[design/flow/run.sh]
#!/bin/bash
# the make line also repeats each setting of config.mk as NAME=value (left out here)
make -C /OpenROAD-flow-scripts/flow DESIGN_CONFIG=/design/flow/config.mk WORK_HOME=/design/flow/orfs CLKGATE_MAP_FILE= finish
[design/flow/config.mk]
export PLATFORM = sky130hd
export DESIGN_NAME = AudDSP
export DESIGN_NICKNAME = AudDSP
export VERILOG_FILES = /design/flow/design.v
export SDC_FILE = /design/flow/constraint.sdc
export NUM_CORES = 4
export LEC_CHECK = 0
export CAP_MARGIN = 20
export CORE_MARGIN = 2
export CORE_UTILIZATION = 49
export CTS_CLUSTER_SIZE = 65
export GPL_ROUTABILITY_DRIVEN = 0
export GPL_TIMING_DRIVEN = 1
export MAX_ROUTING_LAYER = met5
export MIN_ROUTING_LAYER = met2
export PLACE_DENSITY_LB_ADDON = 0.07
export SETUP_SLACK_MARGIN = 3.27
export SLEW_MARGIN = 25
[design/flow/constraint.sdc]
create_clock -name core_clock -period 122.0 [get_ports {i_clk}]
set_input_delay 24.4000 -clock core_clock [delete_from_list [all_inputs] [get_ports {i_clk}]]
set_output_delay 24.4000 -clock core_clock [all_outputs]
set_load 0.01 [all_outputs]
[design/flow/design.v]
module AudDSP (
    input i_rst_n,
    input i_clk,
    input i_start,  
    input i_pause,  
    input [2:0] i_speed,
    input i_is_slow,
    input i_slow_mode,
    input i_daclrck,                
    input signed [15:0] i_sram_data,
    input [19:0] i_sram_stop_addr,  
    output signed [15:0] o_dac_data,
    output o_en,                    
    output o_is_pause,
    output [19:0] o_sram_addr
);
    localparam S_IDLE = 0;
    localparam S_PAUSE = 1;
    localparam S_PLAY = 2;
    localparam S_EMPTY = 3;
    reg [2:0] state_r, state_w;
    reg is_pause_r, is_pause_w;
    reg is_slow_r, is_slow_w;
    reg slow_mode_r, slow_mode_w;
    reg [2:0] speed_r, speed_w;
    reg [3:0] slow_counter_r, slow_counter_w;
    reg [1:0] get_data_counter_r, get_data_counter_w;
    reg [19:0] addr_r, addr_w;
    reg signed [15:0] sram_data_r, sram_data_w, sram_data_next_r, sram_data_next_w;
    reg [15:0] o_data_r, o_data_w;
    assign o_en = !i_daclrck;
    assign o_dac_data = o_data_r;
    assign o_sram_addr = addr_r;
    assign o_is_pause = is_pause_r;
    always @(*) begin
        state_w = state_r;
        case(state_r)
            S_IDLE: begin
                if(i_start)         state_w = S_PAUSE;
                else                state_w = S_IDLE;
            end
            S_PAUSE: begin
                if(!is_pause_r)     state_w = S_PLAY;
                else                state_w = S_PAUSE;
            end
            S_PLAY: begin
                if(is_pause_r)      state_w = S_PAUSE;
                else begin
                    if(!i_daclrck)  state_w = S_EMPTY;
                    else            state_w = S_PLAY;
                end
            end
            S_EMPTY: begin
                if(is_pause_r)      state_w = S_PAUSE;
                else begin
                    if(!i_daclrck)  state_w = S_EMPTY;
                    else            state_w = S_PLAY;
                end
            end
        endcase
    end
    always @(*) begin
        slow_counter_w = slow_counter_r;
        case(state_r)
            S_IDLE:     slow_counter_w = 0;
            S_PAUSE:    slow_counter_w = 0;
            S_PLAY: begin
                if(is_slow_r && !is_pause_r && i_daclrck) begin
                    if(slow_counter_r == speed_r)   slow_counter_w = 0;
                    else                            slow_counter_w = slow_counter_r + 1;
                end
            end
        endcase
    end
    always @(*) begin
        get_data_counter_w = get_data_counter_r;
        case(state_r)
            S_IDLE:     get_data_counter_w = 0;
            S_PAUSE:    get_data_counter_w = 0;
            S_PLAY: begin
                if(get_data_counter_r < 3)  get_data_counter_w = get_data_counter_r + 1;
            end
            S_EMPTY:    get_data_counter_w = 0;
        endcase
    end
    always @(*) begin
        is_pause_w = is_pause_r;
        case(state_r)
            S_IDLE:                 is_pause_w = 1;
            S_PAUSE: if(i_pause)    is_pause_w = 0;
            S_PLAY:  if(i_pause)    is_pause_w = 1;
            S_EMPTY: if(i_pause)    is_pause_w = 1;
        endcase
    end
    always @(*) begin
        is_slow_w = is_slow_r;
        slow_mode_w = slow_mode_r;
        speed_w = speed_r;
        case(state_r)
            S_IDLE: begin
                is_slow_w = 0;
                slow_mode_w = 0;
                speed_w = 0;
            end
            S_PAUSE: begin
                is_slow_w = i_is_slow;
                slow_mode_w = i_slow_mode;
                speed_w = i_speed;
            end
            S_PLAY: begin
                is_slow_w = is_slow_r;
                slow_mode_w = slow_mode_r;
                speed_w = speed_r;
            end
            S_EMPTY: begin
                is_slow_w = i_is_slow;
                slow_mode_w = i_slow_mode;
                speed_w = i_speed;
            end
        endcase
    end
    reg [20:0] temp_addr;      
    always @(*) begin
        addr_w = addr_r;
        temp_addr = addr_r;
        case(state_r)
            S_IDLE:     temp_addr = 0;
            S_PLAY: begin
                if(get_data_counter_r == 0) begin
                    if(is_slow_r) begin
                        if(slow_counter_r == 0)     temp_addr = addr_r + 1;
                    end
                    else                            temp_addr = addr_r + speed_r + 1;
                end
            end
        endcase
        if(temp_addr > i_sram_stop_addr)    addr_w = 0;
        else                                addr_w = temp_addr;
    end
    always @(*) begin
        sram_data_w = sram_data_r;
        sram_data_next_w = sram_data_next_r;
        case(state_r)
            S_IDLE: begin
                sram_data_w = 0;
                sram_data_next_w = 0;
            end
            S_PAUSE: begin
                sram_data_next_w = i_sram_data;
            end
            S_PLAY: begin
                if(get_data_counter_r == 2) begin
                    if(is_slow_r)begin           
                        if(slow_counter_r == 0) begin
                            sram_data_w = sram_data_next_r;
                            sram_data_next_w = i_sram_data;
                        end
                    end
                    else begin                   
                        sram_data_w = sram_data_next_r;
                        sram_data_next_w = i_sram_data;
                    end
                end
            end
        endcase
    end
    reg signed [16:0] diff;
    reg signed [20:0] diff_counter_prod;
    reg signed [20:0] diff_counter_prod_div_speed;
    always @(*) begin
        o_data_w = o_data_r;
        diff = 0;
        diff_counter_prod = 0;
        diff_counter_prod_div_speed = 0;
        case(state_r)
            S_IDLE: o_data_w = 0;
            S_PLAY: begin
                if(get_data_counter_r == 3) begin
                    if(is_slow_r) begin
                        if(slow_mode_r) begin
                            diff = $signed(sram_data_next_r) - $signed(sram_data_r);
                            diff_counter_prod = $signed(diff) * $signed({1'b0, slow_counter_r});
                            diff_counter_prod_div_speed = $signed($signed(diff_counter_prod) / $signed({1'b0, speed_r + 1}));
                            o_data_w = $signed($signed(sram_data_r) + $signed(diff_counter_prod_div_speed));
                        end
                        else o_data_w = sram_data_r;
                    end
                    else o_data_w = sram_data_r;
                end
            end
        endcase
    end
    always_ff @(posedge i_clk or negedge i_rst_n) begin
        if(!i_rst_n) begin
            state_r <= S_IDLE;
            is_pause_r <= 1;
            addr_r <= 0;
            speed_r <= 0;
            o_data_r <= 0;
            is_slow_r <= 0;
            slow_mode_r <= 0;
            sram_data_r <= 0;
            slow_counter_r <= 0;
            sram_data_next_r <= 0;
            get_data_counter_r <= 0;
        end
        else begin
            state_r <= state_w;
            is_pause_r <= is_pause_w;
            addr_r <= addr_w;
            speed_r <= i_speed;
            o_data_r <= o_data_w;
            is_slow_r <= i_is_slow;
            slow_mode_r <= i_slow_mode;
            sram_data_r <= sram_data_w;
            slow_counter_r <= slow_counter_w;
            sram_data_next_r <= sram_data_next_w;
            get_data_counter_r <= get_data_counter_w;
        end
    end
endmodule
==> results of run 1 <==
metal layers:
layer / GRT usage, % / routed length (µm) / vias to the layer above
met5: 20.42 / 556 / -
met4: 7.272 / 9486 / 34
met3: 65.82 / 40500 / 1470
met2: 51.88 / 43440 / 11200
met1: - / 0 / 14810
li1: - / - / 14610
cell type report:
class                   count  area (µm²)
flip-flops and latches     84        2106
clock inverters             4       51.30
diodes                      1       2.502
fillers                  5853       26640
clock buffers              11       232.7
inverters                 196       737.0
multi-input cells        3542       24690
repair buffers            103       982.2
well taps                 756       945.9
through the flow:
step                      setup slack, ps
final                               34840
after CTS                           37770
after detailed placement            38130
after global placement              40800
after global routing                27780
after floorplan                     46660
==> Changelog: implementation, run 1 <==
### Physical design

- Via count: 42,130
- Drt initial violations: 8,344
- IO Port Bufs: 83
- Critical Path Start Type: register
- First-pass GRT wire length: 150,200 µm
- Yosys aoi share: 29.89%
- Gr ovfl total: 0
- Post-DRT Antenna Nets: 0
- Cell taking the most area after synthesis: ha_1
- Cell variety after synth: 151
- Top logic family: simple AND/OR/NAND/NOR gates
- Hold Violations, Final: 0
- Final period util: 71.44%
- Yosys cell count: 3,922
- R2R setup slack: 34,840 ps
- CP Depth: 330
- Cells after Synth: 3,922
- Fp util: 49.52%
- DR DRC count: 0
- Post CTS Setup Buffer Count: 0
- FF-to-FF End: o_data_r[15]
- Ports: 84
- YS chip area: 27,920 µm²
- Layout area overhead: 6.529%
- Type of the worst setup path: reg2reg
- Delay-heaviest family, CP: AND-OR/OR-AND gates
- Die H: 242.7 µm
- Syn Std Cell Area: 27,920 µm²
- Crit path time final: 87,160 ps
- Total negative setup slack: 0 ps
- Post-synth seq share: 7.537%
- Final Util: 52.75%
- Root Buffer: clkbuf_16
- Most frequent CP cell: a21oi_1
- Overall Global Routing Usage: 46.11%
- Top cells by area: ha_1 (10%), dfrtp_1 (7.3%), xnor2_1 (5.3%)
- Clock sink count: 84
- Count of standard-cell rows: 87
- Initial antenna violation count: 0
- Largest net degree at the start of global routing: 76
- R2r startpoint: speed_r[0]
- Final Non-Filler Cells: 4,697
- Area fraction in mux cells: 3.509%
- TritonRoute pass-1 iters: 17
- R2R cell count: 330
- Unrepaired setup endpoints after global routing: no
- Slew margin rel.: 17.99%
- Top-area cell share: 10.31%
- Top_reg_cell synth: dfrtp_1
- Status: finished clean
- Critical path required time: 122,190 ps
- Hold worst-path end: o_data_r[8]
- CP Buf/Inv Count: 10
- Final Setup Violations: 0
- Final Max Tran Viols: 0
- Syn Area/Cell: 7.120 µm²
- Die width: 242.7 µm
- Simple-Gate Area Share: 33.48%
- Worst Setup End Kind: register
- Post-route cell area: 29,750 µm²
- Hold path depth: 2
- Worst Tran Pin Value: 1221 ps
- Clock buffer depth: 2
- Xor/xnor share: 8.151%
- CP arrival: 87,350 ps
- Yosys reg bits: 84
- Post-synth EDFFs: 0
- Log Warnings: 31
- Max stage delay on crit path: 750 ps
- Post-synth top cells: nand2_1 (373), nor2_1 (356), a21oi_1 (237)
- Die ar.: 58,910 µm²
- Ys async rst share: 100.0%
- Vias in the first global route: 44,470
- Core Footprint: 56,390 µm²
- Post-DP Area: 29,450 µm²
- Nets: 4,249
- CTS tree: yes
- CTS buffer count: 9
- Skew-Pair Late Insertion Delay: 340 ps
- Worst Setup SP: speed_r[0]
- Wire per inst: 20.01 µm
- Hold_ws: 488.5 ps
- Placed insts: 4,681
- Clock Skew: 7.226 ps
- Synth warn: 1
- Critical Path Fanout Max: 34
- Clock transition at the registers of the reported paths: 60 ps
- Vias per std cell: 8.968
- Most frequent cell after synthesis: nand2_1
- Hold crit path type: reg2reg
- Routed Wire Length: 93,980 µm
- Fmax: 0.01147 GHz
- Max-cap viol count: 0
- CP Capture Point: o_data_r[15]
- CTS H-Tree Depth: 3
- Dpl hpwl: 73,260 µm
- Post-CTS sizing: 0
- CP max-delay cell: or4_1
- Hold buffer count at cts: 0
- Hold_sp: o_data_r[8]
- Adders+Majority by Area: 13.03%
==> run 2, diff against run 1 <==
- CAP_MARGIN: 20 -> 0
- CORE_ASPECT_RATIO: unset -> 0.86
- CORE_UTILIZATION: 49 -> 72
- CTS_CLUSTER_DIAMETER: unset -> 351
- CTS_CLUSTER_SIZE: 65 -> 31
- GPL_ROUTABILITY_DRIVEN: 0 -> unset
- MAX_ROUTING_LAYER: met5 -> unset
- MIN_ROUTING_LAYER: met2 -> unset
- PLACE_DENSITY_LB_ADDON: 0.07 -> 0.01
- SETUP_SLACK_MARGIN: 3.27 -> -0.16
- SLEW_MARGIN: 25 -> 20
- clock period: 122.0 -> 79.1 ns (I/O delays scaled with it)
==> Changelog: implementation, run 2 <==
### Physical design

- Cell variety after synth: 151
- Post-synth top cells: nand2_1 (373), nor2_1 (356), a21oi_1 (237)
- Adders+Majority by Area: 13.03%
- Die width: 216.4 µm
- Largest net degree at the start of global routing: 85
- Most frequent CP cell: ha_1
- Critical Path Fanout Max: 20
- Worst Tran Pin Value: 1201 ps
- CP arrival: 75,880 ps
- Dpl hpwl: 72,560 µm
- DR DRC count: 0
- Met3 WL post-DR: 11,580 µm
- Hold crit path type: reg2reg
- Ports: 84
- CTS buffer count: 9
- Hold path depth: 2
- First-pass GRT wire length: 153,000 µm
- Max stage delay on crit path: 760 ps
- Vias in the first global route: 30,720
- DR WL met2: 41,960 µm
- Status: finished clean
- Log Warnings: 31
- CTS tree: yes
- CTS H-Tree Depth: 3
- Worst Setup End Kind: register
- Ys async rst share: 100.0%
- Final Util: 80.04%
- Cells after Synth: 3,922
- Final Max Tran Viols: 0
- Syn Area/Cell: 7.120 µm²
- FF-to-FF End: o_data_r[15]
- Final Non-Filler Cells: 4,499
- Area fraction in mux cells: 3.509%
- Simple-Gate Area Share: 33.48%
- Clock Skew: 8.266 ps
- Via count: 33,130
- Most frequent cell after synthesis: nand2_1
- RePlAce Congestion: 1.077
- Layout area overhead: 8.890%
- Cell taking the most area after synthesis: ha_1
- Post-synth seq share: 7.537%
- Core Footprint: 37,990 µm²
- Post-Route M1 WL: 37,500 µm
- Critical path required time: 79,300 ps
- Crit path time final: 75,680 ps
- Skew-Pair Late Insertion Delay: 350 ps
- Hold buffer count at cts: 0
- Top logic family: simple AND/OR/NAND/NOR gates
- Top cells by area: ha_1 (10%), dfrtp_1 (7.3%), xnor2_1 (5.3%)
- Syn Std Cell Area: 27,920 µm²
- Slew margin rel.: 19.79%
- Gr ovfl total: 0
- Fp util: 73.51%
- Critical Path Start Type: register
- Final period util: 95.68%
- Placed insts: 4,443
- Final Setup Violations: 0
- Die ar.: 40,380 µm²
- Yosys aoi share: 29.89%
- Hold worst-path end: o_data_r[14]
- Synth warn: 1
- Routed Wire Length: 95,040 µm
- Hold Violations, Final: 0
- Clock transition at the registers of the reported paths: 70 ps
- Nets: 4,296
- R2R cell count: 330
- Clock sink count: 84
- IO Port Bufs: 83
- Xor/xnor share: 8.151%
- Vias per std cell: 7.363
- Type of the worst setup path: reg2reg
- Overall Global Routing Usage: 44.15%
- Post-DRT Antenna Nets: 0
- Count of standard-cell rows: 66
- Top_reg_cell synth: dfrtp_1
- Max-cap viol count: 0
- TritonRoute pass-1 iters: 13
- Clock buffer depth: 2
- Fmax: 0.01321 GHz
- YS chip area: 27,920 µm²
- CP Depth: 330
- Yosys reg bits: 84
- Post-synth EDFFs: 0
- R2R setup slack: 3420 ps
- Yosys cell count: 3,922
- CP max-delay cell: or4_1
- Dpl ws: -3369 ps
- Die H: 186.6 µm
- Top layer in use: met5
- Hold_sp: o_data_r[14]
- Drt initial violations: 4,350
- Setup ws final: 3416 ps
- CP Capture Point: o_data_r[15]
- Top-area cell share: 10.31%
- Root Buffer: clkbuf_16
- R2r startpoint: speed_r[1]
- Initial antenna violation count: 2
- CP Buf/Inv Count: 10
- Wire per inst: 21.12 µm
- Worst Setup SP: speed_r[1]
- Delay-heaviest family, CP: simple AND/OR/NAND/NOR gates
## run 2: final cells by class
type	count	area (µm²)
Multi-Input combinational cell	3542	25240
Fill cell	2689	7581
Antenna cell	1	2.502
Timing Repair Buffer	150	1339
Clock buffer	9	225.2
Inverter	196	737.0
Clock inverter	7	115.1
Tap cell	510	638.1
Sequential cell	84	2106
## run 2: per-layer routing
layer  track usage, %  up-vias
met5                0        -
met4            15.91        2
met3            8.590      451
met2            70.76     2361
met1            58.92    15450
li1                 -    14870
## run 2: timing repair
item,CTS,global route
resized,22,108
setup endpoints to repair,16,16
pin swaps,3,23
setup buffers,4,35
## run 2: per-stage QoR
stage | TNS [ps] | cell area [µm²] | hold slack (ps)
floorplan | 0 | 27960 | 464.7
global placement | 0 | 29180 | 464.1
detailed placement | -30660 | 29180 | 469.2
CTS | -108.1 | 29650 | 482.7
global route | -2571 | 30410 | 526.2
finish | 0 | 30410 | 480.1
==> run 3, diff against run 2 <==
- CAP_MARGIN: 0 -> 20
- CORE_ASPECT_RATIO: 0.86 -> unset
- CORE_UTILIZATION: 72 -> 36
- CTS_CLUSTER_DIAMETER: 351 -> unset
- CTS_CLUSTER_SIZE: 31 -> unset
- GPL_TIMING_DRIVEN: 1 -> unset
- PLACE_DENSITY_LB_ADDON: 0.01 -> unset
- SETUP_SLACK_MARGIN: -0.16 -> unset
- clock period: 79.1 -> 137.0 ns (I/O delays scaled with it)
==> Changelog: implementation, run 3 <==
### Physical design

- Status: finished clean
- Hold_sp: o_data_r[3]
- CP Buf/Inv Count: 11
- Delay-heaviest family, CP: AND-OR/OR-AND gates
- Slew margin rel.: 31.95%
- Top_reg_cell synth: dfrtp_1
- Worst Tran Pin Value: 1017 ps
- Largest net degree at the start of global routing: 44
- Count of standard-cell rows: 102
- CP max-delay cell: and3_1
- Unrepaired setup endpoints after global routing: no
- Syn Area/Cell: 7.120 µm²
- Gr ovfl total: 0
- CP arrival: 86,690 ps
- RePlAce Congestion: 0.9078
- Overall Global Routing Usage: 21.49%
- R2R cell count: 332
- Ports: 84
- Final period util: 63.13%
- R2r startpoint: speed_r[0]
- Hold Violations, Final: 0
- CTS buffer count: 9
- Yosys cell count: 3,922
- Clock Skew: 10.06 ps
- Post CTS Setup Buffer Count: 0
- Top-area cell share: 10.31%
- Ant. Diodes: 0
- Post-DP Area: 29,810 µm²
- Post-synth top cells: nand2_1 (373), nor2_1 (356), a21oi_1 (237)
- Most frequent cell after synthesis: nand2_1
- Core Footprint: 77,080 µm²
- Post-synth EDFFs: 0
- Cell taking the most area after synthesis: ha_1
- Area fraction in mux cells: 3.509%
- CP Capture Point: o_data_r[15]
- Vias per std cell: 5.958
- Fp util: 36.22%
- TritonRoute pass-1 iters: 5
- Placed insts: 4,965
- Final Setup Violations: 0
- Type of the worst setup path: reg2reg
- Fmax: 0.01156 GHz
- Hold buffer count at cts: 0
- Nets: 4,249
- Post-synth seq share: 7.537%
- Crit path time final: 86,480 ps
- Syn Std Cell Area: 27,920 µm²
- Critical Path Fanout Max: 34
- Via count: 29,680
- Critical Path Start Type: register
- Die width: 282.5 µm
- Total negative setup slack: 0 ps
- Simple-Gate Area Share: 33.48%
- Die ar.: 79,810 µm²
- Clock sink count: 84
- Cells after Synth: 3,922
- Post-route cell area: 30,100 µm²
- Adders+Majority by Area: 13.03%
- Layout area overhead: 7.797%
- DR DRC count: 0
- Routed Wire Length: 88,580 µm
- Most frequent CP cell: a21oi_1
- Yosys aoi share: 29.89%
- Dpl hpwl: 72,820 µm
- Cell variety after synth: 151
- CTS tree: yes
- YS chip area: 27,920 µm²
- Top cells by area: ha_1 (10%), dfrtp_1 (7.3%), xnor2_1 (5.3%)
- Critical path required time: 137,210 ps
- Post-DRT Antenna Nets: 0
- Hold path depth: 2
- Post-CTS sizing: 0
- Hold worst-path end: o_data_r[3]
- Top logic family: simple AND/OR/NAND/NOR gates
- Vias in the first global route: 27,360
- Max stage delay on crit path: 790 ps
- Xor/xnor share: 8.151%
- Wire per inst: 17.78 µm
- IO Port Bufs: 83
- Final Non-Filler Cells: 4,981
- Synth warn: 1
- Initial antenna violation count: 0
- Drt initial violations: 2,207
- Log Warnings: 31
- Root Buffer: clkbuf_16
- CTS H-Tree Depth: 3
- CP Depth: 332
- Die H: 282.5 µm
- Worst Setup End Kind: register
- Max-cap viol count: 0
- First-pass GRT wire length: 144,200 µm
- Clock transition at the registers of the reported paths: 70 ps
- R2R setup slack: 50,520 ps
- Skew-Pair Late Insertion Delay: 340 ps
- Worst Setup SP: speed_r[0]
- FF-to-FF End: o_data_r[15]
- Hold crit path type: reg2reg
- Clock buffer depth: 2
- Ys async rst share: 100.0%
- Yosys reg bits: 84
- Final Max Tran Viols: 0
==> run 3: cell type report <==
type                    count  area, µm²
repair buffers            103      978.4
fillers                  8184      46980
clock inverters             6      65.06
flip-flops and latches     84       2106
inverters                 196      737.0
well taps                1040       1301
multi-input cells        3542      24680
clock buffers              10      229.0
==> run 3: layer usage <==
layer	up-vias	GRT usage [%]	share of wire, %
li1	14780	-	-
met4	0	4.165	1.7
met1	13920	31.45	50
met3	94	1.602	5.2
met5	-	0	0
met2	891	34.43	44
==> run 3: metrics by stage <==
step / util, % / worst slack (ps) / hold slack, ps
final: 39.05 / 50520 / 485.6
after floorplan: - / 61660 / 464.7
after global routing: 39.05 / 43070 / 519.7
after CTS: 39.05 / 51620 / 488.8
after global placement: 38.66 / 54760 / 473.3
after detailed placement: 38.67 / 51790 / 473.8
==> run 4, diff against run 3 <==
- CORE_UTILIZATION: 36 -> 40
- SETUP_SLACK_MARGIN: unset -> -2.0
- clock period: 137.0 -> 87.7 ns (I/O delays scaled with it)
==> Changelog: implementation, run 4 <==
### Physical design

- Clock Skew: 6.375 ps
- Worst Setup End Kind: register
- Final Non-Filler Cells: 4,882
- Post-synth EDFFs: 0
- Final period util: 94.20%
- Gr ovfl total: 0
- R2R setup slack: 5080 ps
- Most frequent cell after synthesis: nand2_1
- CTS buffer count: 9
- Max-cap viol count: 0
- Worst Tran Pin Value: 1090 ps
- Type of the worst setup path: reg2reg
- Cells after Synth: 3,922
- Fp util: 40.57%
- Critical Path Fanout Max: 34
- Cell variety after synth: 151
- Core Footprint: 68,830 µm²
- CP max-delay cell: or4_1
- RePlAce Congestion: 0.9423
- Root Buffer: clkbuf_16
- CP arrival: 82,830 ps
- Routed Wire Length: 89,780 µm
- Post-synth top cells: nand2_1 (373), nor2_1 (356), a21oi_1 (237)
- Hold crit path type: reg2reg
- Top logic family: simple AND/OR/NAND/NOR gates
- Synth warn: 1
- Die width: 268.2 µm
- CP Depth: 329
- YS chip area: 27,920 µm²
- Post-synth seq share: 7.537%
- Syn Std Cell Area: 27,920 µm²
- Count of standard-cell rows: 96
- Hold path depth: 2
- Top cells by area: ha_1 (10%), dfrtp_1 (7.3%), xnor2_1 (5.3%)
- Delay-heaviest family, CP: AND-OR/OR-AND gates
- Yosys aoi share: 29.89%
- Status: finished clean
- R2R cell count: 329
- Hold_sp: o_data_r[12]
- Max stage delay on crit path: 760 ps
- First-pass GRT wire length: 145,900 µm
- Wire per inst: 18.39 µm
- Crit path time final: 82,620 ps
- Vias per std cell: 6.160
- Dpl hpwl: 73,020 µm
- Critical path required time: 87,910 ps
- Fmax: 0.01210 GHz
- Initial antenna violation count: 1
- Vias in the first global route: 27,320
- Nets: 4,259
- Clock buffer depth: 2
- Area fraction in mux cells: 3.509%
- Syn Area/Cell: 7.120 µm²
- DR DRC count: 0
- Die H: 268.2 µm
- Layout area overhead: 7.976%
- Hold Violations, Final: 0
- Ant. Diodes: 0
- Post-DRT Antenna Nets: 0
- CP Buf/Inv Count: 11
- Xor/xnor share: 8.151%
- Via count: 30,070
- Clock sink count: 84
- Drt initial violations: 2,699
- Adders+Majority by Area: 13.03%
- CTS tree: yes
- FF-to-FF End: o_data_r[15]
- R2r startpoint: speed_r[1]
- CP Capture Point: o_data_r[15]
- Top-area cell share: 10.31%
- Top_reg_cell synth: dfrtp_1
- IO Port Bufs: 83
- Simple-Gate Area Share: 33.48%
- Worst Setup SP: speed_r[1]
- Most frequent CP cell: a21oi_1
- Final Max Tran Viols: 0
- Placed insts: 4,853
- Slew margin rel.: 26.80%
- CTS H-Tree Depth: 3
- Ys async rst share: 100.0%
- Yosys cell count: 3,922
- Final Setup Violations: 0
- Largest net degree at the start of global routing: 58
- Clock transition at the registers of the reported paths: 60 ps
- Hold worst-path end: o_data_r[12]
- Skew-Pair Late Insertion Delay: 340 ps
- Hold_ws: 495.0 ps
- Overall Global Routing Usage: 24.20%
- Ports: 84
- Critical Path Start Type: register
- TritonRoute pass-1 iters: 6
- Cell taking the most area after synthesis: ha_1
- Log Warnings: 31
- Die ar.: 71,940 µm²
- Yosys reg bits: 84
==> run 4: repair_timing <==
item | in CTS | in global routing
gates resized | 0 | 13
setup endpoints to repair | 0 | 15
hold buffers | 0 | 0
buffers inserted | 0 | 13
==> run 4: final cells by class <==
class | count | area [µm²]
well taps | 931 | 1165
repair buffers | 113 | 1066
multi-input cells | 3542 | 24740
inverters | 196 | 737.0
clock buffers | 12 | 236.5
clock inverters | 4 | 97.59
flip-flops and latches | 84 | 2106
fillers | 7152 | 38680
==> run 4: metrics by stage <==
stage | area, µm² | TNS (ps) | setup slack, ps | utilization, %
after floorplan | 27960 | 0 | 12360 | -
after global placement | 29650 | 0 | 6378 | 43.07
after detailed placement | 29650 | 0 | 3480 | 43.07
after CTS | 29980 | 0 | 3281 | 43.56
after global routing | 30150 | -10290 | -1924 | 43.81
final | 30150 | 0 | 5083 | 43.81
==> run 4: per-layer routing <==
layer / wire, µm / GRT usage [%]
met5: 0 / 0
met4: 1281 / 3.941
met3: 4827 / 1.393
met2: 38490 / 37.54
met1: 45180 / 36.99
==> run 5, diff against run 4 <==
- ABC_AREA: unset -> 1
- CORE_UTILIZATION: 40 -> 70
- CTS_CLUSTER_DIAMETER: unset -> 227
- HOLD_SLACK_MARGIN: unset -> -0.09
- SETUP_SLACK_MARGIN: -2.0 -> unset
- clock period: 87.7 -> 45.5 ns (I/O delays scaled with it)
==> Changelog: implementation, run 5 <==
### Physical design

- First-pass GRT wire length: 170,600 µm
- Ys async rst share: 100.0%
- YS chip area: 33,390 µm²
- Cells after Synth: 5,960
- Crit path time final: 48,040 ps
- Clock Skew: 6.974 ps
- Final Setup Violations: 15
- Register area: 2108 µm²
- Yosys cell count: 5,960
- Wire per inst: 17.74 µm
- Adders+Majority by Area: 10.84%
- Routed Wire Length: 124,400 µm
- Simple-Gate Area Share: 52.56%
- Via count: 44,060
- Clock sink count: 84
- Nets: 6,709
- Cell taking the most area after synthesis: nand2_1
- SO Faults: negative setup slack
- Vias per std cell: 6.281
- Top logic family: simple AND/OR/NAND/NOR gates
- Fp util: 70.37%
- Syn Area/Cell: 5.602 µm²
- Worst Tran Pin Value: 1042 ps
- Yosys reg bits: 84
- Critical Path Start Type: register
- Gr ovfl total: 0
- Setup ws final: -2543 ps
- Clock transition at the registers of the reported paths: 70 ps
- Ant. Diodes: 0
- R2R cell count: 344
- Vias in the first global route: 36,690
- Root Buffer: clkbuf_16
- DR DRC count: 0
- Initial antenna violation count: 0
- CP Buf/Inv Count: 51
- Final Util: 85.04%
- Unrepaired setup endpoints after global routing: yes
- Post-synth EDFFs: 0
- Slew margin rel.: 28.72%
- Area fraction in mux cells: 0.02998%
- Core Footprint: 47,450 µm²
- Top_reg_cell synth: dfrtp_1
- Type of the worst setup path: reg2reg
- Die width: 222.4 µm
- Syn Std Cell Area: 33,390 µm²
- R2R setup slack: -2540 ps
- Fill cell total of the finished layout: 3,082
- Fmax: 0.02081 GHz
- Top cells by area: nand2_1 (17%), inv_1 (10%), ha_1 (8.6%)
- Most frequent cell after synthesis: nand2_1
- Cell variety after synth: 80
- Log Warnings: 35
- Hold buffer count at cts: 0
- Die H: 222.4 µm
- Post-synth top cells: nand2_1 (1,516), inv_1 (909), nor2_1 (755)
- Xor/xnor share: 5.352%
- Final period util: 105.6%
- Top-area cell share: 17.04%
- MI comb area: 28,950 µm²
- Delay-heaviest family, CP: simple AND/OR/NAND/NOR gates
- CP Capture Point: o_data_r[15]
- CP max-delay cell: dfrtp_4
- CTS tree: yes
- FF-to-FF End: o_data_r[15]
- Skew-Pair Late Insertion Delay: 350 ps
- Dpl hpwl: 84,550 µm
- CTS buffer count: 9
- Max stage delay on crit path: 500 ps
- Overall Global Routing Usage: 40.39%
- Post-synth seq share: 6.303%
- RePlAce Congestion: 1.068
- Status: finished with violations
- Ports: 84
- Yosys aoi share: 10.49%
- Critical path required time: 45,720 ps
- Final Max Tran Viols: 0
- Drt initial violations: 6,104
- Post-DRT Antenna Nets: 0
- Hold_sp: state_r[2]
- Layout area overhead: 20.84%
- Hold worst-path end: is_pause_r
- Clock buffer depth: 2
- Hold path depth: 1
- CP Depth: 344
- Hold Violations, Final: 0
- Critical Path Fanout Max: 18
- TritonRoute pass-1 iters: 13
- CP arrival: 48,260 ps
- Most frequent CP cell: nor2_4
- Synth warn: 1
- Hold crit path type: reg2reg
- Max-cap viol count: 0
- Die ar.: 49,460 µm²
- IO Port Bufs: 83
- CTS H-Tree Depth: 3
- Worst Setup End Kind: register
- R2r startpoint: speed_r[0]
- Worst Setup SP: speed_r[0]
- Largest net degree at the start of global routing: 50
- Count of standard-cell rows: 80
run 5: stage by stage:
stage               setup WS [ps]  hold slack [ps]  instance area, µm²  instances  setup TNS (ps)
floorplan                   -4140            443.0               34280       5971          -48210
global placement           -101.2            492.1               36760       6811          -101.2
detailed placement          -2127            494.4               36760       6811          -15400
CTS                         14.64            502.8               37620       6867               0
global route                -4242            528.5               40350       7015          -46310
finish                      -2543            498.4               40350       7015          -19740
run 5: area by class of cell:
class,count,area share [%]
Inverter,1065,10.23
Sequential cell,84,5.225
Multi-Input combinational cell,4739,71.74
Timing Repair Buffer,497,10.08
Tap cell,615,1.907
Clock inverter,5,0.2140
Clock buffer,10,0.5923
run 5: what timing repair did:
action | CTS | global route
gates resized | 61 | 344
cloned | 1 | 3
endpoints found under the setup margin | 15 | 16
pin swaps | 57 | 305
buffers inserted | 40 | 147
hold endpoints to repair | 0 | 0
run 5: per-layer routing:
layer  vias to the layer above  wire (µm)  GRT usage [%]
met1                     19600      45400          52.03
met4                         0       9159          16.32
met5                         -          0              0
li1                      20030          -              -
met3                      1014      14130          5.157
met2                      3420      55740          68.35
==> run 6, diff against run 5 <==
- CAP_MARGIN: 20 -> 0
- CORE_ASPECT_RATIO: unset -> 0.63
- CORE_UTILIZATION: 70 -> 71
- CTS_CLUSTER_DIAMETER: 227 -> 351
- CTS_CLUSTER_SIZE: unset -> 31
- GPL_TIMING_DRIVEN: unset -> 1
- MAX_ROUTING_LAYER: unset -> met4
- PLACE_DENSITY_LB_ADDON: unset -> 0.2
- SETUP_SLACK_MARGIN: unset -> 5.0
- clock period: 45.5 -> 49.8 ns (I/O delays scaled with it)
==> Changelog: implementation, run 6 <==
## Flow update

- Ports: 84
- Top_reg_cell synth: dfrtp_1
- Count of standard-cell rows: 63
- Top logic family: simple AND/OR/NAND/NOR gates
- Die width: 277.2 µm
- Yosys aoi share: 10.49%
- Fp util: 71.43%
- Simple-Gate Area Share: 52.56%
- Post-synth EDFFs: 0
- IO Port Bufs: 83
- Hold buffer count at cts: 0
- Syn Area/Cell: 5.602 µm²
- Dpl hpwl: 89,160 µm
- Die ar.: 48,820 µm²
- CTS buffer count: 9
- Cell variety after synth: 80
- Cell taking the most area after synthesis: nand2_1
- Syn Std Cell Area: 33,390 µm²
- Clock sink count: 84
- Post-synth seq share: 6.303%
- Clock buffer depth: 2
- Status: aborted with a tool error
- Top-area cell share: 17.04%
- Die H: 176.1 µm
- Gr ovfl total: 901
- Adders+Majority by Area: 10.84%
- Yosys reg bits: 84
- Synth warn: 1
- Post-synth top cells: nand2_1 (1,516), inv_1 (909), nor2_1 (755)
- Ys async rst share: 100.0%
- CTS H-Tree Depth: 3
- Area fraction in mux cells: 0.02998%
- Placed insts: 6,681
- Overall Global Routing Usage: 92.23%
- Most frequent cell after synthesis: nand2_1
- Error: [ERROR GRT-0232] Routing congestion too high. Check the congestion heatmap in the GUI.
- Yosys cell count: 5,960
- Cells after Synth: 5,960
- Stop stage: global routing
- RePlAce Congestion: 1.133
- Top cells by area: nand2_1 (17%), inv_1 (10%), ha_1 (8.6%)
- Core Footprint: 46,740 µm²
- Root Buffer: clkbuf_16
- Xor/xnor share: 5.352%
- YS chip area: 33,390 µm²
## run 6: layer usage
layer / track usage, % / overflow
met5: - / -
met3: 84.32 / 97
met2: 101.7 / 496
met1: 90.21 / 91
met4: 90.92 / 217
## run 6: timing repair
item / CTS
pin swaps: 182
setup endpoints to repair: 16
gates resized: 185
setup buffers: 245
gates cloned: 7
## run 6: metrics by stage
| stage | setup WS (ps) | area, µm² |
|---|---|---|
| floorplan | 159.5 | 34280 |
| global placement | -47.03 | 35780 |
| detailed placement | -2525 | 35780 |
| CTS | 5008 | 38920 |
==> run 7, diff against run 6 <==
- CAP_MARGIN: 0 -> 20
- CORE_ASPECT_RATIO: 0.63 -> unset
- CORE_UTILIZATION: 71 -> 64
- CTS_CLUSTER_DIAMETER: 351 -> unset
- CTS_CLUSTER_SIZE: 31 -> 97
- GPL_TIMING_DRIVEN: 1 -> unset
- HOLD_SLACK_MARGIN: -0.09 -> unset
- MAX_ROUTING_LAYER: met4 -> unset
- PLACE_DENSITY: unset -> 0.35
- PLACE_DENSITY_LB_ADDON: 0.2 -> unset
- SETUP_SLACK_MARGIN: 5.0 -> unset
- TNS_END_PERCENT: unset -> 20
- clock period: 49.8 -> 57.2 ns (I/O delays scaled with it)
==> Changelog: implementation, run 7 <==
### Physical design

- Syn Std Cell Area: 33,390 µm²
- R2R setup slack: 4630 ps
- Fmax: 0.01902 GHz
- Die ar.: 54,010 µm²
- Type of the worst setup path: reg2reg
- Cell taking the most area after synthesis: nand2_1
- Critical path required time: 57,420 ps
- Die H: 232.4 µm
- Xor/xnor share: 5.352%
- Max-cap viol count: 0
- Final Non-Filler Cells: 6,794
- Drt initial violations: 3,989
- Skew-Pair Late Insertion Delay: 350 ps
- Total negative setup slack: 0 ps
- Nets: 6,422
- Setup ws final: 4629 ps
- Layout area overhead: 7.956%
- Initial antenna violation count: 1
- Worst Tran Pin Value: 967.8 ps
- Synth warn: 1
- CP max-delay cell: dfrtp_2
- DR DRC count: 0
- Routed Wire Length: 105,200 µm
- CTS tree: yes
- IO Port Bufs: 83
- Fp util: 64.95%
- Crit path time final: 52,570 ps
- CTS buffer count: 9
- Post-synth top cells: nand2_1 (1,516), inv_1 (909), nor2_1 (755)
- Post-synth EDFFs: 0
- First-pass GRT wire length: 169,900 µm
- Critical Path Start Type: register
- Most frequent CP cell: nand2_1
- CP arrival: 52,790 ps
- Cell variety after synth: 80
- Vias per std cell: 5.726
- Hold_ws: 502.2 ps
- Clock sink count: 84
- Ports: 84
- R2R cell count: 356
- Log Warnings: 33
- Ant. Diodes: 0
- Hold crit path type: reg2reg
- Hold worst-path end: is_pause_r
- Post-DRT Antenna Nets: 0
- Core Footprint: 51,410 µm²
- Hold Violations, Final: 0
- Gr ovfl total: 0
- FF-to-FF End: o_data_r[15]
- Top_reg_cell synth: dfrtp_1
- Overall Global Routing Usage: 37.52%
- Adders+Majority by Area: 10.84%
- YS chip area: 33,390 µm²
- Most frequent cell after synthesis: nand2_1
- Placed insts: 6,689
- TritonRoute pass-1 iters: 14
- Wire per inst: 15.48 µm
- Clock transition at the registers of the reported paths: 70 ps
- Yosys reg bits: 84
- Top cells by area: nand2_1 (17%), inv_1 (10%), ha_1 (8.6%)
- Dpl ws: -1781 ps
- Yosys cell count: 5,960
- Clock Skew: 10.37 ps
- Simple-Gate Area Share: 52.56%
- Count of standard-cell rows: 83
- Hold_sp: state_r[2]
- Vias in the first global route: 35,260
- Area fraction in mux cells: 0.02998%
- Top-area cell share: 17.04%
- Worst Setup SP: speed_r[1]
- CP Capture Point: o_data_r[15]
- CTS H-Tree Depth: 3
- Top logic family: simple AND/OR/NAND/NOR gates
- Clock buffer depth: 2
- RePlAce Congestion: 1.024
- CP Buf/Inv Count: 58
- Final Max Tran Viols: 0
- Slew margin rel.: 35.24%
- Worst Setup End Kind: register
- Final Util: 70.12%
- R2r startpoint: speed_r[1]
- Hold path depth: 1
- Root Buffer: clkbuf_16
- Cells after Synth: 5,960
- Largest net degree at the start of global routing: 62
- Post-route cell area: 36,040 µm²
- Die width: 232.4 µm
- CP Depth: 356
- Delay-heaviest family, CP: simple AND/OR/NAND/NOR gates
- Ys async rst share: 100.0%
- Max stage delay on crit path: 450 ps
- Yosys aoi share: 10.49%
- Critical Path Fanout Max: 33
- Syn Area/Cell: 5.602 µm²
- Post-synth seq share: 6.303%
- Final Setup Violations: 0
- Via count: 38,900
- Final period util: 91.91%
- Dpl hpwl: 85,380 µm
- Status: finished clean
- Post-DP Area: 34,650 µm²
==> run 7: area by class of cell <==
cell class,count,area [µm²]
tap,680,850.8
multi-input combinational,4742,26960
inverter,1065,4055
clock inverter,7,86.33
sequential,84,2107
clock buffer,9,225.2
timing repair buffer,207,1763
fill,4782,15360
==> run 7: routing by layer <==
layer	up-vias	global-route usage [%]	wire length [µm]
met2	1669	63.76	48240
met5	-	0	11
li1	19420	-	-
met3	313	4.032	8304
met4	2	12.90	3882
met1	17500	49.17	44740
==> run 7: repair_timing <==
action,CTS,global route
hold buffers,0,0
gates resized,13,108
gates cloned,4,1
pin swaps,4,63
setup endpoints to repair,13,16
setup buffers,3,81
==> run 8, diff against run 7 <==
- CORE_UTILIZATION: 64 -> 70
- CTS_CLUSTER_DIAMETER: unset -> 375
- CTS_CLUSTER_SIZE: 97 -> 49
- HOLD_SLACK_MARGIN: unset -> 0.3
- MAX_ROUTING_LAYER: unset -> met4
- PLACE_DENSITY: 0.35 -> 0.66
- SETUP_SLACK_MARGIN: unset -> 3.91
- TNS_END_PERCENT: 20 -> unset
- clock period: 57.2 -> 48.7 ns (I/O delays scaled with it)
==> Changelog: implementation, run 8 <==
### Physical design

- Cells after Synth: 5,960
- Fmax: 0.02027 GHz
- Hold Violations, Final: 0
- Synth warn: 1
- Yosys reg bits: 84
- CTS tree: yes
- Root Buffer: clkbuf_16
- R2r startpoint: speed_r[0]
- Hold_sp: state_r[2]
- Top cells by area: nand2_1 (17%), inv_1 (10%), ha_1 (8.6%)
- Simple-Gate Area Share: 52.56%
- Largest net degree at the start of global routing: 70
- Clock transition at the registers of the reported paths: 70 ps
- Yosys aoi share: 10.49%
- Ys async rst share: 100.0%
- Dpl hpwl: 83,430 µm
- Type of the worst setup path: reg2reg
- TritonRoute pass-1 iters: 17
- Skew-Pair Late Insertion Delay: 350 ps
- Yosys cell count: 5,960
- Overall Global Routing Usage: 42.36%
- Worst Setup SP: speed_r[0]
- Layout area overhead: 22.59%
- Drt initial violations: 7,892
- DR DRC count: 0
- Critical path required time: 48,910 ps
- Top_reg_cell synth: dfrtp_1
- Dpl ws: -1998 ps
- Routed Wire Length: 138,000 µm
- CP Capture Point: o_data_r[14]
- Final Max Tran Viols: 0
- Critical Path Fanout Max: 19
- CP Buf/Inv Count: 58
- Die ar.: 49,460 µm²
- RePlAce Congestion: 1.135
- Core Footprint: 47,450 µm²
- IO Port Bufs: 83
- Ant. Diodes: 0
- CP max-delay cell: dfrtp_4
- Post-synth seq share: 6.303%
- Vias in the first global route: 37,200
- Xor/xnor share: 5.352%
- CTS buffer count: 9
- Syn Area/Cell: 5.602 µm²
- CP arrival: 49,550 ps
- Adders+Majority by Area: 10.84%
- CP Depth: 344
- Clock sink count: 84
- Fp util: 70.37%
- Syn Std Cell Area: 33,390 µm²
- Gr ovfl total: 0
- Total negative setup slack: -2981 ps
- Log Warnings: 35
- Status: finished with violations
- Cell taking the most area after synthesis: nand2_1
- Final Setup Violations: 8
- YS chip area: 33,390 µm²
- Initial antenna violation count: 0
- Ports: 84
- Crit path time final: 49,340 ps
- Post-synth top cells: nand2_1 (1,516), inv_1 (909), nor2_1 (755)
- Unrepaired setup endpoints after global routing: yes
- Worst Setup End Kind: register
- R2R cell count: 344
- FF-to-FF End: o_data_r[14]
- Die H: 222.4 µm
- Vias per std cell: 6.533
- R2R setup slack: -640 ps
- Via count: 46,080
- Delay-heaviest family, CP: simple AND/OR/NAND/NOR gates
- Wire per inst: 19.56 µm
- Top-area cell share: 17.04%
- Most frequent CP cell: nor2_4
- Top logic family: simple AND/OR/NAND/NOR gates
- Post-DRT Antenna Nets: 0
- Count of standard-cell rows: 80
- Die width: 222.4 µm
- Critical Path Start Type: register
- CTS H-Tree Depth: 3
- Final period util: 101.3%
- Nets: 6,748
- Cell variety after synth: 80
- Hold buffer count at cts: 0
- Worst Tran Pin Value: 1108 ps
- Clock buffer depth: 2
- Max-cap viol count: 0
- Slew margin rel.: 26.16%
- Clock Skew: 9.820 ps
- SO Faults: negative setup slack
- Max stage delay on crit path: 500 ps
- Hold worst-path end: is_pause_r
- Area fraction in mux cells: 0.02998%
- Hold path depth: 1
- First-pass GRT wire length: 173,500 µm
- Post-synth EDFFs: 0
- Setup ws final: -643.7 ps
- Hold crit path type: reg2reg
- Most frequent cell after synthesis: nand2_1
==> run 8: through the flow <==
step / hold WS (ps) / cell area, µm² / cells / util [%]
finish: 490.3 / 40930 / 7054 / 86.27
global route: 506.5 / 40930 / 7054 / 86.27
CTS: 490.2 / 37930 / 6877 / 79.95
detailed placement: 495.3 / 36140 / 6728 / 76.17
global placement: 467.0 / 36140 / 6728 / 76.17
floorplan: 443.0 / 34280 / 5971 / -
==> run 8: metal layers <==
metal	wire length (µm)	up-vias	GRT usage (%)
met5	0	-	-
met4	13190	0	16.80
met3	18720	1604	6.890
met2	59020	4189	69.48
met1	47020	20170	52.01
li1	-	20120	-
==> run 8: repair_timing <==
item                       in CTS  in global routing
setup endpoints to repair      16                 16
pin swaps                     128                327
gates cloned                    6                  3
setup buffers                 128                174
resized                       111                351
==> run 8: final cells by class <==
| cell class | count | area [µm²] |
|---|---|---|
| multi-input cells | 4743 | 29270 |
| fillers | 2891 | 6515 |
| repair buffers | 532 | 4373 |
| inverters | 1065 | 4133 |
| flip-flops and latches | 84 | 2108 |
| well taps | 615 | 769.5 |
| clock buffers | 9 | 225.2 |
| clock inverters | 6 | 48.80 |
==> run 9, diff against run 8 <==
- CAP_MARGIN: 20 -> 0
- CORE_ASPECT_RATIO: unset -> 1.59
- CORE_UTILIZATION: 70 -> 71
- CTS_CLUSTER_DIAMETER: 375 -> 351
- CTS_CLUSTER_SIZE: 49 -> 31
- GPL_TIMING_DRIVEN: unset -> 1
- HOLD_SLACK_MARGIN: 0.3 -> -0.1
- PLACE_DENSITY: 0.66 -> unset
- PLACE_DENSITY_LB_ADDON: unset -> 0.2
- SETUP_SLACK_MARGIN: 3.91 -> 5.0
- clock period: 48.7 -> 51.4 ns (I/O delays scaled with it)
==> Changelog: implementation, run 9 <==
## Flow update

- Status: aborted with a tool error
- Stop stage: global routing
- Error: [ERROR GRT-0232] Routing congestion too high. Check the congestion heatmap in the GUI.
- Clock buffer depth: 2
- Simple-Gate Area Share: 52.56%
- Ys async rst share: 100.0%
- Core Footprint: 46,670 µm²
- Top-area cell share: 17.04%
- YS chip area: 33,390 µm²
- Syn Area/Cell: 5.602 µm²
- CTS buffer count: 9
- Clock sink count: 84
- Cells after Synth: 5,960
- Post-DP Area: 35,440 µm²
- Die width: 176.0 µm
- IO Port Bufs: 83
- Gr ovfl total: 570
- Root Buffer: clkbuf_16
- Ports: 84
- Post-synth top cells: nand2_1 (1,516), inv_1 (909), nor2_1 (755)
- Placed insts: 6,632
- Top logic family: simple AND/OR/NAND/NOR gates
- Cell taking the most area after synthesis: nand2_1
- Count of standard-cell rows: 100
- Xor/xnor share: 5.352%
- Die H: 277.4 µm
- CTS H-Tree Depth: 3
- Cell variety after synth: 80
- Area fraction in mux cells: 0.02998%
- Yosys aoi share: 10.49%
- Syn Std Cell Area: 33,390 µm²
- RePlAce Congestion: 1.103
- Post-synth seq share: 6.303%
- Overall Global Routing Usage: 80.53%
- Dpl hpwl: 87,220 µm
- Top cells by area: nand2_1 (17%), inv_1 (10%), ha_1 (8.6%)
- Die ar.: 48,820 µm²
- Fp util: 71.54%
- Most frequent cell after synthesis: nand2_1
- Yosys reg bits: 84
- Top_reg_cell synth: dfrtp_1
- Synth warn: 1
- Post-synth EDFFs: 0
- Adders+Majority by Area: 10.84%
- Yosys cell count: 5,960
[run 9: through the flow]
stage / hold WS (ps) / setup slack (ps) / util, %
after detailed placement: 494.3 / -1533 / 75.94
after global placement: 490.4 / 445.0 / 75.94
after CTS: 511.7 / 5008 / 79.50
after floorplan: 443.0 / 1760 / -
[run 9: repair_timing]
item,in CTS
hold buffers,0
endpoints found under the setup margin,16
resized,113
setup buffers,105
pin swaps,114
gates cloned,4
[run 9: per-layer routing]
metal	track usage, %	overflow
met3	62.68	8
met2	97.17	377
met4	86.52	179
met1	75.19	6
met5	-	-
==> run 10, diff against run 9 <==
- CAP_MARGIN: 0 -> 20
- CORE_ASPECT_RATIO: 1.59 -> unset
- CORE_UTILIZATION: 71 -> 70
- CTS_CLUSTER_DIAMETER: 351 -> 232
- CTS_CLUSTER_SIZE: 31 -> unset
- GPL_TIMING_DRIVEN: 1 -> unset
- HOLD_SLACK_MARGIN: -0.1 -> -0.09
- MAX_ROUTING_LAYER: met4 -> unset
- PLACE_DENSITY_LB_ADDON: 0.2 -> unset
- SETUP_SLACK_MARGIN: 5.0 -> unset
- clock period: 51.4 -> 45.7 ns (I/O delays scaled with it)
==> Changelog: implementation, run 10 <==
### Physical design

- Xor/xnor share: 5.352%
- SO Faults: negative setup slack
- Setup ws final: -1377 ps
- Final Util: 85.52%
- Post-DRT Antenna Nets: 0
- Max-cap viol count: 0
- Status: finished with violations
- Layout area overhead: 21.53%
- YS chip area: 33,390 µm²
- Cell taking the most area after synthesis: nand2_1
- Most frequent cell after synthesis: nand2_1
- Clock buffer depth: 2
- CP max-delay cell: dfrtp_4
- CP Buf/Inv Count: 61
- CP Depth: 354
- Cells after Synth: 5,960
- DR DRC count: 0
- Die width: 222.4 µm
- Hold crit path type: reg2reg
- Top_reg_cell synth: dfrtp_1
- Unrepaired setup endpoints after global routing: yes
- Area fraction in mux cells: 0.02998%
- Worst Tran Pin Value: 1080 ps
- Critical Path Start Type: register
- Hold_ws: 501.4 ps
- Drt initial violations: 6,222
- Post-DP Area: 36,810 µm²
- Clock Skew: 9.395 ps
- Via count: 43,820
- RePlAce Congestion: 1.079
- Hold path depth: 1
- Yosys aoi share: 10.49%
- CTS H-Tree Depth: 3
- Most frequent CP cell: nor2_4
- Final period util: 103.0%
- Syn Area/Cell: 5.602 µm²
- Die ar.: 49,460 µm²
- Critical path required time: 45,930 ps
- CP arrival: 47,300 ps
- Post-synth seq share: 6.303%
- Ys async rst share: 100.0%
- Vias per std cell: 6.237
- Nets: 6,719
- TritonRoute pass-1 iters: 10
- Max stage delay on crit path: 510 ps
- Routed Wire Length: 125,900 µm
- R2R setup slack: -1380 ps
- Delay-heaviest family, CP: simple AND/OR/NAND/NOR gates
- Final Setup Violations: 11
- Synth warn: 1
- Crit path time final: 47,080 ps
- CTS tree: yes
- Worst Setup End Kind: register
- Log Warnings: 35
- Gr ovfl total: 0
- Post-synth EDFFs: 0
- CP Capture Point: o_data_r[15]
- Fmax: 0.02124 GHz
- Overall Global Routing Usage: 40.28%
- CTS buffer count: 9
- Count of standard-cell rows: 80
- Hold buffer count at cts: 0
- Total negative setup slack: -8128 ps
- R2R cell count: 354
- Slew margin rel.: 27.36%
- FF-to-FF End: o_data_r[15]
- Root Buffer: clkbuf_16
- Wire per inst: 17.92 µm
- Hold Violations, Final: 0
- First-pass GRT wire length: 170,200 µm
- Critical Path Fanout Max: 23
- IO Port Bufs: 83
- Fp util: 70.37%
- Largest net degree at the start of global routing: 50
- Cell variety after synth: 80
- Final Max Tran Viols: 0
- Yosys cell count: 5,960
- Core Footprint: 47,450 µm²
- Hold_sp: state_r[2]
- Adders+Majority by Area: 10.84%
- Initial antenna violation count: 2
- Vias in the first global route: 36,900
- Top logic family: simple AND/OR/NAND/NOR gates
- Worst Setup SP: speed_r[0]
- Simple-Gate Area Share: 52.56%
- Clock transition at the registers of the reported paths: 70 ps
- R2r startpoint: speed_r[0]
- Dpl hpwl: 84,920 µm
- Ports: 84
- Post-synth top cells: nand2_1 (1,516), inv_1 (909), nor2_1 (755)
- Hold worst-path end: is_pause_r
- Top cells by area: nand2_1 (17%), inv_1 (10%), ha_1 (8.6%)
- Top-area cell share: 17.04%
- Skew-Pair Late Insertion Delay: 350 ps
- Type of the worst setup path: reg2reg
- Syn Std Cell Area: 33,390 µm²
- Post-route cell area: 40,580 µm²
- Die H: 222.4 µm
- Yosys reg bits: 84
- Clock sink count: 84
## run 10: per-layer routing
metal / up-vias / GRT usage (%) / wire (µm)
li1: 20050 / - / -
met1: 19460 / 51.39 / 46050
met2: 3323 / 68.24 / 56450
met3: 983 / 5.567 / 14090
met4: 2 / 16.76 / 9295
met5: - / 0 / 9
## run 10: timing repair
action                     CTS  global route
gates resized               33           402
setup endpoints to repair   15            16
buffers inserted            38           150
cloned                       1             4
pin swaps                   46           325
## run 10: per-stage QoR
stage / std cells / worst slack (ps)
after floorplan: 5971 / -3940
final: 7026 / -1377
after global routing: 7026 / -3531
after global placement: 6817 / -62.68
after detailed placement: 6817 / -2113
after CTS: 6871 / 9.262
## run 10: cell type report
cell class | count | area [µm²]
multi-input combinational | 4740 | 29100
fill | 3075 | 6870
timing repair buffer | 506 | 4172
inverter | 1065 | 4126
sequential | 84 | 2108
tap | 615 | 769.5
clock buffer | 10 | 239.0
clock inverter | 5 | 62.56
antenna | 1 | 2.502
==> run 11, diff against run 10 <==
- ABC_AREA: 1 -> unset
- CTS_CLUSTER_DIAMETER: 232 -> unset
- clock period: 45.7 -> 54.7 ns (I/O delays scaled with it)
==> Changelog: implementation, run 11 <==
## Flow update

- RePlAce Congestion: 1.129
- Cell taking the most area after synthesis: ha_1
- Simple-Gate Area Share: 33.48%
- Status: aborted with a tool error
- Top-area cell share: 10.31%
- Post-synth seq share: 7.537%
- Top logic family: simple AND/OR/NAND/NOR gates
- Fp util: 70.60%
- Synth warn: 1
- Syn Area/Cell: 7.120 µm²
- Count of standard-cell rows: 73
- Most frequent cell after synthesis: nand2_1
- Top cells by area: ha_1 (10%), dfrtp_1 (7.3%), xnor2_1 (5.3%)
- Stop stage: detailed placement
- Yosys reg bits: 84
- Adders+Majority by Area: 13.03%
- Error: [ERROR DPL-0038] Utilization greater than 100%, impossible to legalize
- Area fraction in mux cells: 3.509%
- IO Port Bufs: 83
- Ys async rst share: 100.0%
- Cells after Synth: 3,922
- Cell variety after synth: 151
- Yosys cell count: 3,922
- Xor/xnor share: 8.151%
- Top_reg_cell synth: dfrtp_1
- Die ar.: 41,500 µm²
- YS chip area: 27,920 µm²
- Core Footprint: 39,550 µm²
- Yosys aoi share: 29.89%
- Post-synth top cells: nand2_1 (373), nor2_1 (356), a21oi_1 (237)
- Ports: 84
- Die width: 203.7 µm
- Syn Std Cell Area: 27,920 µm²
- Die H: 203.7 µm
- Post-synth EDFFs: 0
==> run 11: per-stage QoR <==
stage | cell area [µm²] | setup slack (ps) | hold slack [ps]
floorplan | 29260 | -11780 | 464.7
global placement | 41030 | -5153 | 468.1
==> run 12, diff against run 11 <==
- CORE_UTILIZATION: 70 -> 25
- HOLD_SLACK_MARGIN: -0.09 -> unset
- clock period: 54.7 -> 102.0 ns (I/O delays scaled with it)
==> Changelog: implementation, run 12 <==
### Physical design

- CTS H-Tree Depth: 3
- Overall Global Routing Usage: 15.25%
- Dpl hpwl: 75,510 µm
- R2r startpoint: speed_r[0]
- Hold path depth: 2
- Hold_sp: o_data_r[0]
- Ant. Diodes: 0
- Skew-Pair Late Insertion Delay: 340 ps
- Yosys reg bits: 84
- Hold_ws: 486.8 ps
- Post-synth EDFFs: 0
- Critical Path Fanout Max: 34
- Clock sink count: 84
- CP arrival: 86,020 ps
- CP Buf/Inv Count: 10
- Adders+Majority by Area: 13.03%
- Synth warn: 1
- Slew margin rel.: 27.57%
- IO Port Bufs: 83
- Layout area overhead: 9.916%
- Post-DRT Antenna Nets: 0
- Final Non-Filler Cells: 5,429
- Post-CTS sizing: 0
- CP Depth: 329
- Critical Path Start Type: register
- Xor/xnor share: 8.151%
- CTS tree: yes
- Placed insts: 5,412
- Worst Setup SP: speed_r[0]
- Gr ovfl total: 0
- Fp util: 25.23%
- Root Buffer: clkbuf_16
- Hold buffer count at cts: 0
- Cells after Synth: 3,922
- Core Footprint: 110,700 µm²
- Routed Wire Length: 92,130 µm
- Delay-heaviest family, CP: AND-OR/OR-AND gates
- Dpl ws: 17,480 ps
- Top cells by area: ha_1 (10%), dfrtp_1 (7.3%), xnor2_1 (5.3%)
- Die H: 338.2 µm
- FF-to-FF End: o_data_r[15]
- Top_reg_cell synth: dfrtp_1
- Post-synth seq share: 7.537%
- Final period util: 84.12%
- Die width: 338.2 µm
- CP Capture Point: o_data_r[15]
- Nets: 4,249
- Largest net degree at the start of global routing: 54
- Via count: 30,010
- Vias in the first global route: 28,010
- Fmax: 0.01165 GHz
- Hold worst-path end: o_data_r[0]
- Max stage delay on crit path: 770 ps
- DR DRC count: 0
- CTS buffer count: 9
- RePlAce Congestion: 0.9288
- Final Util: 27.73%
- R2R setup slack: 16,190 ps
- Syn Std Cell Area: 27,920 µm²
- Simple-Gate Area Share: 33.48%
- TritonRoute pass-1 iters: 6
- Top-area cell share: 10.31%
- Final Max Tran Viols: 0
- Cell taking the most area after synthesis: ha_1
- Count of standard-cell rows: 122
- Final Setup Violations: 0
- CP max-delay cell: or4_1
- YS chip area: 27,920 µm²
- Hold Violations, Final: 0
- Clock Skew: 9.022 ps
- Wire per inst: 16.97 µm
- Syn Area/Cell: 7.120 µm²
- Post-route cell area: 30,690 µm²
- Worst Setup End Kind: register
- Post-DP Area: 30,350 µm²
- Area fraction in mux cells: 3.509%
- Clock transition at the registers of the reported paths: 70 ps
- Ports: 84
- Ys async rst share: 100.0%
- Initial antenna violation count: 1
- Type of the worst setup path: reg2reg
- Hold crit path type: reg2reg
- Post CTS Setup Buffer Count: 0
- Yosys aoi share: 29.89%
- First-pass GRT wire length: 149,700 µm
- Max-cap viol count: 0
- Crit path time final: 85,810 ps
- Vias per std cell: 5.528
- Top logic family: simple AND/OR/NAND/NOR gates
- Cell variety after synth: 151
- Die ar.: 114,400 µm²
- Setup ws final: 16,190 ps
- Most frequent cell after synthesis: nand2_1
- Worst Tran Pin Value: 1077 ps
- Total negative setup slack: 0 ps
- Clock buffer depth: 2
- Drt initial violations: 2,408
- Log Warnings: 31
- Most frequent CP cell: a21oi_1
- Unrepaired setup endpoints after global routing: no
- Yosys cell count: 3,922
- R2R cell count: 329
- Critical path required time: 102,210 ps
- Post-synth top cells: nand2_1 (373), nor2_1 (356), a21oi_1 (237)
- Status: finished clean
==> run 12: final cells by class <==
class	instances	area (µm²)
clock inverters	7	105.1
clock buffers	9	225.2
repair buffers	103	978.4
flip-flops and latches	84	2106
multi-input cells	3542	24680
well taps	1488	1862
fillers	12040	79980
inverters	196	737.0
==> run 12: routing by layer <==
layer  vias to the layer above  part of all wire (%)  GRT usage (%)
li1                      14760                     -              -
met1                     14300                    49          21.81
met2                       858                    44          24.80
met3                        92                   5.4          1.454
met4                         0                   1.7          2.865
met5                         -                     0              0
